==> build 88 <==
==> flow/design.v (excerpt) <==
module fp2_sub_add_correction
#(
  parameter RADIX = 32,
  parameter DIGITS = 14,
  parameter DIGITS_LOG = ( 
  (DIGITS <= 2) ? 1 : 
  (DIGITS <= 4) ? 2 : 
  (DIGITS <= 8) ? 3 : 
  (DIGITS <= 16) ? 4 : 
  (DIGITS <= 32) ? 5 : 
  (DIGITS <= 64) ? 6 : 
  (DIGITS <= 128) ? 7 : 
  (DIGITS <= 256) ? 8 : 
  (DIGITS <= 512) ? 9 : 
  (DIGITS <= 1024) ? 10 : 
  (DIGITS <= 2048) ? 11 : 
  (DIGITS <= 4096) ? 12 : 
  (DIGITS <= 8192) ? 13 : 
  (DIGITS <= 16384) ? 14 : 
  (DIGITS <= 32768) ? 15 : 
  (DIGITS <= 65536) ? 16 : 
  (DIGITS <= 131072) ? 17 : 
  (DIGITS <= 262144) ? 18 : 
  (DIGITS <= 524288) ? 19 : 
  (DIGITS <= 1048576) ? 20 : 
  (DIGITS <= 2097152) ? 21 : 
  (DIGITS <= 4194304) ? 22 : 
  (DIGITS <= 8388608) ? 23 : 
  (DIGITS <= 16777216) ? 24 : 
  (DIGITS <= 33554432) ? 25 : 
  (DIGITS <= 67108864) ? 26 : 
  (DIGITS <= 134217728) ? 27 : 
  (DIGITS <= 268435456) ? 28 : 
  (DIGITS <= 536870912) ? 29 : 
  (DIGITS <= 1073741824) ? 30 : 
  -1), 
  parameter FILE_CONST_PX2 = "px2.mem",
  parameter FILE_CONST_PX4 = "px4.mem"
)
(
  input wire start,
  input wire rst,
  input wire clk,
  input wire [2:0] cmd,  
  input wire extension_field_op,  
  output wire mem_a_0_rd_en,
  output wire [DIGITS_LOG-1:0] mem_a_0_rd_addr,
  input  wire [RADIX-1:0] mem_a_0_dout,
  output wire mem_a_1_rd_en,
  output wire [DIGITS_LOG-1:0] mem_a_1_rd_addr,
  input  wire [RADIX-1:0] mem_a_1_dout,
  output wire mem_b_0_rd_en,
  output wire [DIGITS_LOG-1:0] mem_b_0_rd_addr,
  input  wire [RADIX-1:0] mem_b_0_dout,
  output wire mem_b_1_rd_en,
  output wire [DIGITS_LOG-1:0] mem_b_1_rd_addr,
  input  wire [RADIX-1:0] mem_b_1_dout,
  output wire px2_mem_rd_en,
  output wire [DIGITS_LOG-1:0] px2_mem_rd_addr,
  input  wire [RADIX-1:0] px2_mem_dout,
  output wire px4_mem_rd_en,
  output wire [DIGITS_LOG-1:0] px4_mem_rd_addr,
  input  wire [RADIX-1:0] px4_mem_dout,
  input wire mem_c_0_rd_en,
  input wire [DIGITS_LOG-1:0] mem_c_0_rd_addr,
  output  wire [RADIX-1:0] mem_c_0_dout,
  input wire mem_c_1_rd_en,
  input wire [DIGITS_LOG-1:0] mem_c_1_rd_addr,
  output  wire [RADIX-1:0] mem_c_1_dout,
  output reg busy,
  output reg done
);
==> flow/config.mk <==
export PLATFORM = sky130hd
export DESIGN_NAME = fp2_sub_add_correction
export DESIGN_NICKNAME = fp2_sub_add_correction
export VERILOG_FILES = /design/flow/design.v
export SDC_FILE = /design/flow/constraint.sdc
export NUM_CORES = 4
export LEC_CHECK = 0
export CAP_MARGIN = 20
export CORE_MARGIN = 2
export CORE_UTILIZATION = 72
export CTS_CLUSTER_SIZE = 13
export SETUP_SLACK_MARGIN = -0.32
export SLEW_MARGIN = 20
==> flow/constraint.sdc <==
create_clock -name core_clock -period 3.3 [get_ports {clk}]
set_input_delay 0.6600 -clock core_clock [delete_from_list [all_inputs] [get_ports {clk}]]
set_output_delay 0.6600 -clock core_clock [all_outputs]
set_load 0.01 [all_outputs]
run.sh (not shown) runs the stock make flow with config.mk's settings and CLKGATE_MAP_FILE=.
==> inputs of trial 86, as changes to build 88 <==
ABC_AREA = 0   (was not set)
CAP_MARGIN = 30   (was 20)
CORE_UTILIZATION = 65   (was 72)
CTS_CLUSTER_SIZE = 25   (was 13)
GPL_ROUTABILITY_DRIVEN = 1   (was not set)
HOLD_SLACK_MARGIN = 0.15   (was not set)
SETUP_SLACK_MARGIN = 0.7   (was -0.32)
TNS_END_PERCENT = 5   (was not set)
==> flow/constraint.sdc (replaced) <==
create_clock -name core_clock -period 2.69 [get_ports {clk}]
set_input_delay 0.5380 -clock core_clock [delete_from_list [all_inputs] [get_ports {clk}]]
set_output_delay 0.5380 -clock core_clock [all_outputs]
set_load 0.01 [all_outputs]
==> inputs of build 85, as changes to build 88 <==
ABC_AREA = 1   (was not set)
CTS_CLUSTER_SIZE = 14   (was 13)
PLACE_DENSITY = 0.6   (was not set)
SETUP_SLACK_MARGIN = not set   (was -0.32)
==> flow/constraint.sdc (replaced) <==
create_clock -name core_clock -period 4.78 [get_ports {clk}]
set_input_delay 0.9560 -clock core_clock [delete_from_list [all_inputs] [get_ports {clk}]]
set_output_delay 0.9560 -clock core_clock [all_outputs]
set_load 0.01 [all_outputs]
==> summary of the runs <==
- Of build 85 and trial 86, build 85 has the higher sequential share of layout area (gap 5.4 points).
- Build 88 failed in 5_1_grt on ODB-0269. Build 85 finished with negative setup slack left. Trial 86 reached the layout checks and failed them: negative setup slack.
- Cell count: trial 86 is lower than build 85 (16%).
- Against build 85, the first-iteration DRC count of trial 86 is lower by 22%.
- In build 85 the combinational power is lower than in trial 86, by about 50%.
- Of trial 86 and build 85, trial 86 has the higher sequential power (gap about 80%, measured against build 85).
- Of trial 86 and build 85, trial 86 has the higher utilization (gap 1.1 points).
- Die size: build 88 < build 85 < trial 86.

---

==> run a <==
Starting RTL as in the previous note.
make LEC_CHECK=0 ABC_AREA=1 CAP_MARGIN=0 CELL_PAD_IN_SITES_DETAIL_PLACEMENT=1 CORE_ASPECT_RATIO=0.67 CORE_MARGIN=10 CORE_UTILIZATION=67 CTS_CLUSTER_DIAMETER=169 CTS_CLUSTER_SIZE=99 MIN_ROUTING_LAYER=met1 PLACE_DENSITY_LB_ADDON=0.21 SETUP_SLACK_MARGIN=1.16 SLEW_MARGIN=40 finish   # period 6.57 ns
==> inputs of run b, as changes to run a <==
==> flow/config.mk (replaced) <==
export PLATFORM = sky130hd
export DESIGN_NAME = fp2_sub_add_correction
export DESIGN_NICKNAME = fp2_sub_add_correction
export VERILOG_FILES = /design/flow/design.v
export SDC_FILE = /design/flow/constraint.sdc
export NUM_CORES = 4
export LEC_CHECK = 0
export ABC_AREA = 1
export CAP_MARGIN = 20
export CORE_MARGIN = 2
export CORE_UTILIZATION = 72
export CTS_CLUSTER_SIZE = 10
export HOLD_SLACK_MARGIN = 0.27
export PLACE_DENSITY_LB_ADDON = 0.09
export SETUP_SLACK_MARGIN = 0.85
export SLEW_MARGIN = 20
export TNS_END_PERCENT = 5
==> flow/constraint.sdc (replaced) <==
create_clock -name core_clock -period 4.78 [get_ports {clk}]
set_input_delay 0.9560 -clock core_clock [delete_from_list [all_inputs] [get_ports {clk}]]
set_output_delay 0.9560 -clock core_clock [all_outputs]
set_load 0.01 [all_outputs]
==> inputs of run c, as changes to run a <==
==> flow/config.mk (replaced) <==
export PLATFORM = sky130hd
export DESIGN_NAME = fp2_sub_add_correction
export DESIGN_NICKNAME = fp2_sub_add_correction
export VERILOG_FILES = /design/flow/design.v
export SDC_FILE = /design/flow/constraint.sdc
export NUM_CORES = 4
export LEC_CHECK = 0
export CAP_MARGIN = 20
export CORE_MARGIN = 2
export CORE_UTILIZATION = 40
export PLACE_DENSITY = 0.6
export SETUP_SLACK_MARGIN = 0.41
export SLEW_MARGIN = 20
==> flow/constraint.sdc (replaced) <==
create_clock -name core_clock -period 4.82 [get_ports {clk}]
set_input_delay 0.9640 -clock core_clock [delete_from_list [all_inputs] [get_ports {clk}]]
set_output_delay 0.9640 -clock core_clock [all_outputs]
set_load 0.01 [all_outputs]
==> inputs of run d, as changes to run a <==
==> flow/config.mk (replaced) <==
export PLATFORM = sky130hd
export DESIGN_NAME = fp2_sub_add_correction
export DESIGN_NICKNAME = fp2_sub_add_correction
export VERILOG_FILES = /design/flow/design.v
export SDC_FILE = /design/flow/constraint.sdc
export NUM_CORES = 4
export LEC_CHECK = 0
export CAP_MARGIN = 20
export CORE_MARGIN = 2
export CORE_UTILIZATION = 72
export CTS_CLUSTER_SIZE = 14
export SETUP_SLACK_MARGIN = 0.75
export SLEW_MARGIN = 20
==> flow/constraint.sdc (replaced) <==
create_clock -name core_clock -period 3.08 [get_ports {clk}]
set_input_delay 0.6160 -clock core_clock [delete_from_list [all_inputs] [get_ports {clk}]]
set_output_delay 0.6160 -clock core_clock [all_outputs]
set_load 0.01 [all_outputs]
==> results <==
Sequential cell count is the same in run c and run b. Run d failed in global routing, error GRT-0232. Run b ran to the end with no violations. Run a aborted during global routing. Run c passed the timing, design-rule and antenna checks. In run b the setup slack is higher than in run c, by 0.33 ns. Between run c and run b, the lower combinational power is in run c (gap 23%, measured against run b). Of run b and run c, run b has the higher cell count (gap about 15%, measured against run c). In sequential power, run b and run c hardly differ. Die size, lowest first: run d, run b, run a, run c. Between run c and run b, the lower clock skew is in run c (gap 0.0028 ns). Against run b, the non-clock buffer count of run c is higher by 92.
==> figures <==
quantity	run d	run c	run b	run a
Via total after detailed routing	-	52970	72330	-
Crit path to	-	mem_c_1_dout[8]	mem_c_1_dout[23]	-
Number of rows in the core area	127	171	128	109
YS chip area	86840 µm²	86840 µm²	88660 µm²	88660 µm²
Highest-delay cell along the critical path	-	clkdlybuf4s50_1	bufbuf_16	-
Fraction of post-synthesis cell area in the top cell type by area	61.96%	61.96%	60.70%	60.70%
CTS tree	-	done	done	-
Standby leakage power	-	33.74 nW	41.64 nW	-
Mapped cell area	86840 µm²	86840 µm²	88660 µm²	88660 µm²
Hold Crit Endpoint	-	left_serial_comparator_inst.done	right_serial_comparator_inst.done	-
Run status	aborted with a tool error	complete, no violations	complete, no violations	aborted with a tool error
Last stage reached	global routing	-	-	global routing
Number of sequential cells in the layout	-	2065	2065	-
Setup crit start	-	cmd[0]	cmd[2]	-
Number of well taps	-	2854	1625	-
Sequential cell area in the final layout	-	59280 µm²	59280 µm²	-
Placeable Area	119800 µm²	216500 µm²	122000 µm²	131600 µm²
Final Hold Vio Count	-	0	0	-

---

==> v7 <==
Starting RTL as in the previous note.
==> flow/config.mk <==
export PLATFORM = sky130hd
export DESIGN_NAME = fp2_sub_add_correction
export DESIGN_NICKNAME = fp2_sub_add_correction
export VERILOG_FILES = /design/flow/design.v
export SDC_FILE = /design/flow/constraint.sdc
export NUM_CORES = 4
export LEC_CHECK = 0
export ABC_AREA = 1
export CAP_MARGIN = 20
export CORE_MARGIN = 2
export CORE_UTILIZATION = 65
export CTS_CLUSTER_DIAMETER = 328
export PLACE_DENSITY = 0.6
export SLEW_MARGIN = 20
==> flow/constraint.sdc <==
create_clock -name core_clock -period 2.71 [get_ports {clk}]
set_input_delay 0.5420 -clock core_clock [delete_from_list [all_inputs] [get_ports {clk}]]
set_output_delay 0.5420 -clock core_clock [all_outputs]
set_load 0.01 [all_outputs]
==> v29 (differences from v7) <==
==> flow/config.mk (replaced) <==
export PLATFORM = sky130hd
export DESIGN_NAME = fp2_sub_add_correction
export DESIGN_NICKNAME = fp2_sub_add_correction
export VERILOG_FILES = /design/flow/design.v
export SDC_FILE = /design/flow/constraint.sdc
export NUM_CORES = 4
export LEC_CHECK = 0
export CAP_MARGIN = 15
export CORE_MARGIN = 10
export CORE_UTILIZATION = 40
export CTS_CLUSTER_SIZE = 99
export HOLD_SLACK_MARGIN = 0.18
export PLACE_DENSITY_LB_ADDON = 0.02
export SETUP_SLACK_MARGIN = 1.47
export SLEW_MARGIN = 20
==> flow/constraint.sdc (replaced) <==
create_clock -name core_clock -period 5.0 [get_ports {clk}]
set_input_delay 1.0000 -clock core_clock [delete_from_list [all_inputs] [get_ports {clk}]]
set_output_delay 1.0000 -clock core_clock [all_outputs]
set_load 0.01 [all_outputs]
==> v31 (differences from v7) <==
--- a/flow/config.mk
+++ b/flow/config.mk
@@ -7,8 +7,14 @@
 export LEC_CHECK = 0
 export ABC_AREA = 1
-export CAP_MARGIN = 20
+export CAP_MARGIN = 25
+export CELL_PAD_IN_SITES_DETAIL_PLACEMENT = 1
+export CELL_PAD_IN_SITES_GLOBAL_PLACEMENT = 3
 export CORE_MARGIN = 2
-export CORE_UTILIZATION = 65
-export CTS_CLUSTER_DIAMETER = 328
-export PLACE_DENSITY = 0.6
+export CORE_UTILIZATION = 41
+export CTS_CLUSTER_SIZE = 22
+export GPL_ROUTABILITY_DRIVEN = 1
+export GPL_TIMING_DRIVEN = 0
+export HOLD_SLACK_MARGIN = 0.15
+export MIN_ROUTING_LAYER = met2
+export PLACE_DENSITY = 0.85
 export SLEW_MARGIN = 20
==> flow/constraint.sdc (replaced) <==
create_clock -name core_clock -period 4.64 [get_ports {clk}]
set_input_delay 0.9280 -clock core_clock [delete_from_list [all_inputs] [get_ports {clk}]]
set_output_delay 0.9280 -clock core_clock [all_outputs]
set_load 0.01 [all_outputs]
==> v32 (differences from v7) <==
--- a/flow/config.mk
+++ b/flow/config.mk
@@ -6,9 +6,8 @@
 export NUM_CORES = 4
 export LEC_CHECK = 0
-export ABC_AREA = 1
 export CAP_MARGIN = 20
 export CORE_MARGIN = 2
-export CORE_UTILIZATION = 65
-export CTS_CLUSTER_DIAMETER = 328
-export PLACE_DENSITY = 0.6
+export CORE_UTILIZATION = 71
+export CTS_CLUSTER_DIAMETER = 257
+export SETUP_SLACK_MARGIN = 1.0
 export SLEW_MARGIN = 20
==> flow/constraint.sdc (replaced) <==
create_clock -name core_clock -period 3.46 [get_ports {clk}]
set_input_delay 0.6920 -clock core_clock [delete_from_list [all_inputs] [get_ports {clk}]]
set_output_delay 0.6920 -clock core_clock [all_outputs]
set_load 0.01 [all_outputs]
==> run summary <==
Here are the numbers from the latest Yosys + OpenROAD run.

Per the synthesis report, the XOR/XNOR share of the synthesized area is 0.1679%. The run finished, with violations left. In this run the layout check failures are setup timing. The number of endpoints failing setup at the final stage is approximately 190. The max-cap check violation count came out at 0. Once routing completed, OpenROAD measured the worst setup slack at -0.3350 ns. The number of fill cells in the layout came out at 6669.
-- figures above: v7

==> run summary <==
Here are the numbers from the latest Yosys + OpenROAD run.

The setup slack of the critical path after layout came out at -0.1252 ns. Across the run, the number of max-cap violations was 0. In the final layout, the fill cell count is 22930.

The run finished, with violations left. The XOR/XNOR share of the synthesized area came out at 0.1679%. The number of endpoints failing setup at the final stage is 20. The layout checks failed on setup timing.
-- figures above: v31

==> run summary <==
Here are the numbers from the latest Yosys + OpenROAD run.

The flow ran to the end and the layout has no timing, DRC or antenna violations. The finished cells cover 0.1073 sq mm. The number of fill cells in the layout is 18530. The setup slack of the critical path after layout is roughly 1.1 ns. The number of endpoints failing setup at the final stage is 0. Setup repair after global routing could not meet its margin everywhere.

The number of antenna violations at the first check in global routing came to about 80. For this design the total switching power over the nets is slightly below 9 mW. The XOR/XNOR share of the synthesized area is 1.251%.
-- figures above: v29

==> run summary <==
Quick summary of the implementation run below.

Progress stopped at global routing. The run stopped with a tool error. The maximum level of the CTS H-tree is 4.

Summing the areas of all xor and xnor instances in the mapped netlist gives ~1.3% of the synthesized area.
-- figures above: v32


---

==> run F <==
fp2_sub_add_correction again, from the RTL that the note above started with.
export LEC_CHECK = 0
export ABC_AREA = 1
export CAP_MARGIN = 30
export CELL_PAD_IN_SITES_DETAIL_PLACEMENT = 2
export CORE_ASPECT_RATIO = 1.24
export CORE_MARGIN = 2
export CORE_UTILIZATION = 15
export CTS_CLUSTER_SIZE = 40
export GPL_ROUTABILITY_DRIVEN = 0
export MAX_ROUTING_LAYER = met4
export MIN_ROUTING_LAYER = met2
export PLACE_DENSITY_LB_ADDON = 0.04
export SETUP_SLACK_MARGIN = 0.62
export SLEW_MARGIN = 20
export TNS_END_PERCENT = 55
create_clock -name core_clock -period 5.3 [get_ports {clk}]
==> run A (differences from run F) <==
==> flow/config.mk (replaced) <==
export PLATFORM = sky130hd
export DESIGN_NAME = fp2_sub_add_correction
export DESIGN_NICKNAME = fp2_sub_add_correction
export VERILOG_FILES = /design/flow/design.v
export SDC_FILE = /design/flow/constraint.sdc
export NUM_CORES = 4
export LEC_CHECK = 0
export CAP_MARGIN = 20
export CORE_MARGIN = 2
export CORE_UTILIZATION = 67
export CTS_CLUSTER_SIZE = 32
export SETUP_SLACK_MARGIN = 0.75
export SLEW_MARGIN = 20
==> flow/constraint.sdc (replaced) <==
create_clock -name core_clock -period 3.08 [get_ports {clk}]
set_input_delay 0.6160 -clock core_clock [delete_from_list [all_inputs] [get_ports {clk}]]
set_output_delay 0.6160 -clock core_clock [all_outputs]
set_load 0.01 [all_outputs]
==> impl_table.tex <==
% Auto-generated results table
\begin{tabular}{lr}
\hline
Metric & Value \\
\hline
\multicolumn{2}{l}{\textbf{Synth}} \\
\quad Number of nets in the synthesized netlist & just under 9,000 \\
\multicolumn{2}{l}{\textbf{Layout}} \\
\quad Non-clock inverter count & roughly 610 \\
\quad Flip-flop and latch share of the layout cell area & 51.3\% \\
\multicolumn{2}{l}{\textbf{STA}} \\
\quad Post-Route Setup TNS & 0 ns \\
\multicolumn{2}{l}{\textbf{Critical path}} \\
\quad Worst reg-to-reg path cell count & 25 \\
\quad Critical path data required time & $\sim$4.2 ns \\
\multicolumn{2}{l}{\textbf{Pwr}} \\
\quad Highest-power group & clock \\
\multicolumn{2}{l}{\textbf{Worst hold path}} \\
\quad Hold WC Path Type & flop to flop \\
\quad Min-delay src & left\_serial\_comparator\_inst.done\_buf \\
\multicolumn{2}{l}{\textbf{Status}} \\
\quad Status & complete, no violations \\
\multicolumn{2}{l}{\textbf{Detailed routing}} \\
\quad Iteration-0 DRC count of the detailed router & between 10,000 and 15,000 \\
\hline
\end{tabular}
# the run above: run F

==> impl_table.tex <==
% Auto-generated results table
\begin{tabular}{lr}
\hline
Metric & Value \\
\hline
\multicolumn{2}{l}{\textbf{Status}} \\
\quad Causes of the layout check failure & setup timing \\
\quad Status & complete, but fails checks \\
\multicolumn{2}{l}{\textbf{Synth}} \\
\quad Count of distinct cell types in the synthesized netlist & a little under 80 \\
\quad Number of nets in the synthesized netlist & 5,904 \\
\quad XOR-XNOR Cells, Area Fraction & $\sim$1.3\% \\
\quad Area fraction in full adders, half adders and majority gates & between 2 and 2.5\% \\
\multicolumn{2}{l}{\textbf{Layout}} \\
\quad Comb/total area & about a quarter \\
\quad Non-clock inverter count & 29 \\
\quad Flip-flop and latch share of the layout cell area & 54.0\% \\
\multicolumn{2}{l}{\textbf{Critical path}} \\
\quad CP Class & flop to flop \\
\quad Critical path data required time & 3.84 ns \\
\quad R2r setup slk & -0.82 ns \\
\quad Worst reg-to-reg path cell count & 18 \\
\multicolumn{2}{l}{\textbf{Pwr}} \\
\quad Highest-power group & registers \\
\multicolumn{2}{l}{\textbf{GRT}} \\
\quad Total grt overflow & 0 \\
\multicolumn{2}{l}{\textbf{STA}} \\
\quad Number of failing setup endpoints in the final timing report & just over 70 \\
\quad Worst setup margin & -0.818 ns \\
\multicolumn{2}{l}{\textbf{Worst hold path}} \\
\quad Hold WC Path Type & input pin to flop \\
\quad Min-delay src & rst \\
\hline
\end{tabular}
# the run above: run A

Power is estimated from default activity; no workload was simulated.
